Design alu_top, start of the top module:
module alu_top (
    input             clk,
    input      [15:0] a,
    input      [15:0] b,
    input      [2:0]  opcode,
    input      [1:0]  mode,
    output reg [31:0] result,
    output reg        eq
);
export LEC_CHECK = 0
export ABC_AREA = 1
export CAP_MARGIN = 15
export CORE_MARGIN = 4
export CORE_UTILIZATION = 72
export CTS_CLUSTER_DIAMETER = 362
export SETUP_SLACK_MARGIN = -1.63
export SLEW_MARGIN = 40
export TNS_END_PERCENT = 85
create_clock -name core_clock -period 15.7 [get_ports {clk}]
run.sh (not shown) runs the stock make flow with config.mk's settings and CLKGATE_MAP_FILE=.
The baseline did not get past detailed placement (3_5_place_dp).
Edit:
ABC_AREA = default   (was 1)
CAP_MARGIN = 20   (was 15)
CORE_MARGIN = 2   (was 4)
CORE_UTILIZATION = 69   (was 72)
CTS_CLUSTER_DIAMETER = default   (was 362)
SETUP_SLACK_MARGIN = default   (was -1.63)
SLEW_MARGIN = 20   (was 40)
TNS_END_PERCENT = default   (was 85)
clock period = 54.7 ns   (was 15.7 ns; I/O delays follow)
Effect: Now the flow failed in clock tree synthesis (4_1_cts) (DPL-0038); synthesized cell count decreases by 16%; synthesized area decreases by 5.4%; die area decreases by 4.5%.
Edit:
CORE_UTILIZATION = 58   (was 69)
clock period = 73.8 ns   (was 54.7 ns; I/O delays follow)
After rerunning:
- Now the flow aborted during global routing (5_1_grt) on GRT-0232
- die area goes up by about 19%
- area after synthesis stays the same
- synthesized cell count stays the same
Edit:
ABC_AREA = 0   (was default)
CAP_MARGIN = 15   (was 20)
CORE_UTILIZATION = 72   (was 58)
CTS_CLUSTER_DIAMETER = 339   (was default)
CTS_CLUSTER_SIZE = 33   (was default)
MAX_ROUTING_LAYER = met4   (was default)
SETUP_SLACK_MARGIN = 0.66   (was default)
TNS_END_PERCENT = 5   (was default)
After rerunning:
- The new run died in clock tree synthesis (4_1_cts) with DPL-0038
- synthesized cell count does not change
- die size is lower by about a fifth
- area after synthesis does not change

---

alu_top again, from the RTL that the note above started with.
Design alu_top, start of the top module:
module alu_top (
    input             clk,
    input      [15:0] a,
    input      [15:0] b,
    input      [2:0]  opcode,
    input      [1:0]  mode,
    output reg [31:0] result,
    output reg        eq
);
clock: 50.3 ns
lec_check: 0
abc_area: 0
cap_margin: 15
core_margin: 4
core_utilization: 23
cts_cluster_diameter: 172
setup_slack_margin: 0.66
slew_margin: 20
tns_end_percent: 85
The first run completed and failed the layout checks on negative setup slack.
==> next run, changes <==
Settings changed: CELL_PAD_IN_SITES_DETAIL_PLACEMENT from default to 2, CELL_PAD_IN_SITES_GLOBAL_PLACEMENT from default to 2, CORE_UTILIZATION 23 to 65, CTS_CLUSTER_DIAMETER 172 to 356, CTS_CLUSTER_SIZE from default to 24, GPL_TIMING_DRIVEN from default to 0, MAX_ROUTING_LAYER from default to met4, PLACE_DENSITY_LB_ADDON from default to 0.0, TNS_END_PERCENT 85 to 60.
This time the run stopped in global placement without I/O, error FLW-0024.
Synthesized area does not change.
Die area is lower by well over a third.
Synthesized cell count does not change.
==> next run, changes <==
Settings changed: CELL_PAD_IN_SITES_DETAIL_PLACEMENT 2 to default, CELL_PAD_IN_SITES_GLOBAL_PLACEMENT 2 to default, CORE_MARGIN 4 to 2, CORE_UTILIZATION 65 to 72, CTS_CLUSTER_DIAMETER 356 to 339, CTS_CLUSTER_SIZE 24 to 31, GPL_TIMING_DRIVEN 0 to default, PLACE_DENSITY_LB_ADDON 0.0 to default, TNS_END_PERCENT 60 to 5.
Clock period 50.3 ns to 73.8 ns, I/O delays scaled along.
Now the flow died in clock tree synthesis.
Area after synthesis is unchanged.
Die size falls by 12%.
Synthesized cell count is unchanged.
==> next run, changes <==
Settings changed: ABC_AREA 0 to default, CAP_MARGIN 15 to 20, CTS_CLUSTER_DIAMETER 339 to 363, CTS_CLUSTER_SIZE 31 to 41, SETUP_SLACK_MARGIN 0.66 to default, TNS_END_PERCENT 5 to default.
Clock period 73.8 ns to 83.8 ns, I/O delays scaled along.
After rerunning: This time the run died in global routing. Die area does not change. Synthesized area is unchanged. Synthesized cell count stays the same.

---

## run 1
Starting RTL as in the previous note.
clock: 90.0 ns
lec_check: 0
abc_area: 1
cap_margin: 20
cell_pad_in_sites_detail_placement: 2
cell_pad_in_sites_global_placement: 2
core_margin: 5
core_utilization: 40
slew_margin: 20
### run 1 -> run 2
--- a/flow/config.mk
+++ b/flow/config.mk
@@ -7,7 +7,4 @@
 export LEC_CHECK = 0
-export ABC_AREA = 1
 export CAP_MARGIN = 20
-export CELL_PAD_IN_SITES_DETAIL_PLACEMENT = 2
-export CELL_PAD_IN_SITES_GLOBAL_PLACEMENT = 2
-export CORE_MARGIN = 5
+export CORE_MARGIN = 2
 export CORE_UTILIZATION = 40
Results
Run 2: critical path arrival is 1.36 ns higher than what run 1 reported.
The post-CTS setup-driven buffer insertion count of run 2 falls short of that of run 1 by 7.
Per the comparison of run 2 with run 1, standard cell area after detailed placement moved down; core utilization went up; basic-gate share of the synthesized area counting and, or, nand and nor cells saw a decrease.
The following lists how run 3 was set up differently from run 2:
--- a/flow/config.mk
+++ b/flow/config.mk
@@ -8,2 +8,3 @@
 export CAP_MARGIN = 20
+export CELL_PAD_IN_SITES_DETAIL_PLACEMENT = 2
 export CORE_MARGIN = 2
@@ -11 +12,2 @@
 export SLEW_MARGIN = 20
+export TNS_END_PERCENT = 45
- Summary of run 3 over run 2: number of port buffers essentially unchanged; floorplan core density level.
- Re synthesized area divided by synthesized cell count: no difference whatsoever between run 3 and run 2.
- What ended run 3 was a tool error in 5_1_grt; the run never finished.
- Summary of run 3 over run 2: post-synthesis cell count from yosys roughly the same, number of standard cells after synthesis roughly the same, die footprint roughly the same, post-detailed-placement half-perimeter wirelength higher, number of buffers created by CTS roughly the same.
What run 4 does differently from run 3 at the input level:
--- a/flow/config.mk
+++ b/flow/config.mk
@@ -7,7 +7,16 @@
 export LEC_CHECK = 0
+export ABC_AREA = 0
 export CAP_MARGIN = 20
 export CELL_PAD_IN_SITES_DETAIL_PLACEMENT = 2
-export CORE_MARGIN = 2
-export CORE_UTILIZATION = 40
+export CELL_PAD_IN_SITES_GLOBAL_PLACEMENT = 0
+export CORE_ASPECT_RATIO = 1.76
+export CORE_MARGIN = 5
+export CORE_UTILIZATION = 31
+export CTS_CLUSTER_DIAMETER = 333
+export CTS_CLUSTER_SIZE = 42
+export GPL_ROUTABILITY_DRIVEN = 1
+export HOLD_SLACK_MARGIN = -0.05
+export MIN_ROUTING_LAYER = met2
+export PLACE_DENSITY = 0.81
 export SLEW_MARGIN = 20
-export TNS_END_PERCENT = 45
+export TNS_END_PERCENT = 30
### Flow results
No final results exist for run 4, since it was stopped by error GRT-0116 during 5_1_grt. Of run 3 and run 4, run 3 shows the higher horizontal die dimension, with run 4 below it. Async set-or-reset flop fraction in the synthesized netlist: run 3 vs run 4 identical. Placement-stage worst setup slack for run 4 is higher than for run 3. Run 4 gives less number of gates resized after CTS than run 3 did. Going from run 3 to run 4, the core utilization at floorplan was found to have gone down by 9.3 points. From run 4 to run 3, area after synthesis did not move at all. From run 3 to run 4 the numbers moved as follows: placed instance area up 1.0%, die area now larger, weighted congestion reported at the end of routability-driven placement increased by 0.046 relative to the old numbers, chip area in the Yosys report held.

---

Setup of try-cedar:
Starting RTL as in the previous note.
==> flow/design.v (excerpt) <==
module alu_top (
    input             clk,
    input      [15:0] a,
    input      [15:0] b,
    input      [2:0]  opcode,
    input      [1:0]  mode,
    output reg [31:0] result,
    output reg        eq
);
export LEC_CHECK = 0
export CAP_MARGIN = 20
export CORE_MARGIN = 2
export CORE_UTILIZATION = 72
export CTS_CLUSTER_DIAMETER = 363
export CTS_CLUSTER_SIZE = 33
export MAX_ROUTING_LAYER = met4
export SLEW_MARGIN = 20
create_clock -name core_clock -period 83.8 [get_ports {clk}]
try-cedar did not finish; the tool stopped in 5_1_grt with error ODB-0269.
## Diff of input files: try-willow against try-cedar
diff --git a/flow/config.mk b/flow/config.mk
--- a/flow/config.mk
+++ b/flow/config.mk
@@ -11,3 +11 @@
-export CTS_CLUSTER_DIAMETER = 363
-export CTS_CLUSTER_SIZE = 33
-export MAX_ROUTING_LAYER = met4
+export PLACE_DENSITY = 0.65
==> flow/constraint.sdc <==
create_clock -name core_clock -period 77.7 [get_ports {clk}]
set_input_delay 15.5400 -clock core_clock [delete_from_list [all_inputs] [get_ports {clk}]]
set_output_delay 15.5400 -clock core_clock [all_outputs]
set_load 0.01 [all_outputs]
--- outcome ---
- Diff try-cedar..try-willow | post-synthesis instance area | unchanged
- Comparing try-cedar against try-willow, there is no change at all in count of library flops with an enable pin.
- try-willow did not finish; the tool stopped in 4_1_cts with error DPL-0038.
- On placed standard-cell area: between try-cedar and try-willow, it ends up lower for try-cedar.
- [diff] detailed placement HPWL, try-willow relative to try-cedar: regression
- Comparing try-willow against try-cedar, there is no change at all in number of register bits inferred by synthesis.
- try-willow against try-cedar: routability-driven placement congestion ratio went down about 3%, area of the chip held, mean instance size in the synthesized netlist held.
- As far as synthesized cell count goes, try-willow and try-cedar are indistinguishable; the numbers are identical.
- Post-synth area from yosys stat: try-cedar vs try-willow identical
Here is what was changed in the inputs of try-maple compared with try-willow.
diff --git a/flow/config.mk b/flow/config.mk
--- a/flow/config.mk
+++ b/flow/config.mk
@@ -11 +11,2 @@
-export PLACE_DENSITY = 0.65
+export CTS_CLUSTER_DIAMETER = 333
+export MAX_ROUTING_LAYER = met4
==> flow/constraint.sdc <==
create_clock -name core_clock -period 83.8 [get_ports {clk}]
set_input_delay 16.7600 -clock core_clock [delete_from_list [all_inputs] [get_ports {clk}]]
set_output_delay 16.7600 -clock core_clock [all_outputs]
set_load 0.01 [all_outputs]
==> comparison <==
What ended try-maple was a tool error in 5_1_grt; the run never finished. From try-willow to try-maple, cell total in the yosys stat output did not move at all. There was hardly any difference in die width between try-maple and try-willow. try-maple vs try-willow, total placed instance area went down by about 13%. Height of the die came out exactly the same in try-willow and try-maple. Reported for try-willow and try-maple, post-synthesis instance total turned out identical to the last digit. Taking try-willow as the reference point, the final RePlAce weighted congestion of try-maple rises by 3.3%. Diff try-maple..try-willow | area share of xor/xnor cells in the synthesized design | unchanged.
[inputs] try-juniper vs try-maple
diff --git a/flow/config.mk b/flow/config.mk
--- a/flow/config.mk
+++ b/flow/config.mk
@@ -7,0 +8 @@
+export ABC_AREA = 1
@@ -11 +12 @@
-export CTS_CLUSTER_DIAMETER = 333
+export CTS_CLUSTER_DIAMETER = 364
@@ -12,0 +14 @@
+export PLACE_DENSITY_LB_ADDON = 0.2
@@ -13,0 +16 @@
+export TNS_END_PERCENT = 5
Findings:
try-juniper: no failed stages, no open violations at the end. try-juniper against try-maple: simple-gate area share of the yosys netlist shows an increase of 8.7 points. For the area share of fa/ha/maj cells after synthesis, try-juniper came in 1.7 points lower than try-maple did. Gate count of the mapped netlist (try-juniper vs. try-maple) increases by more than 10%. | area share of xor/xnor cells in the synthesized design | lower: try-maple |. Of try-juniper and try-maple, the lower pre-CTS worst setup slack belongs to try-maple. Taking try-maple as the reference point, the starting utilization of the core area of try-juniper rises by 0.22 points. Looking only at netlist area before placement, and setting everything else aside, the higher value of try-juniper and try-maple goes to try-juniper. Synthesized area per cell (lower): try-juniper.
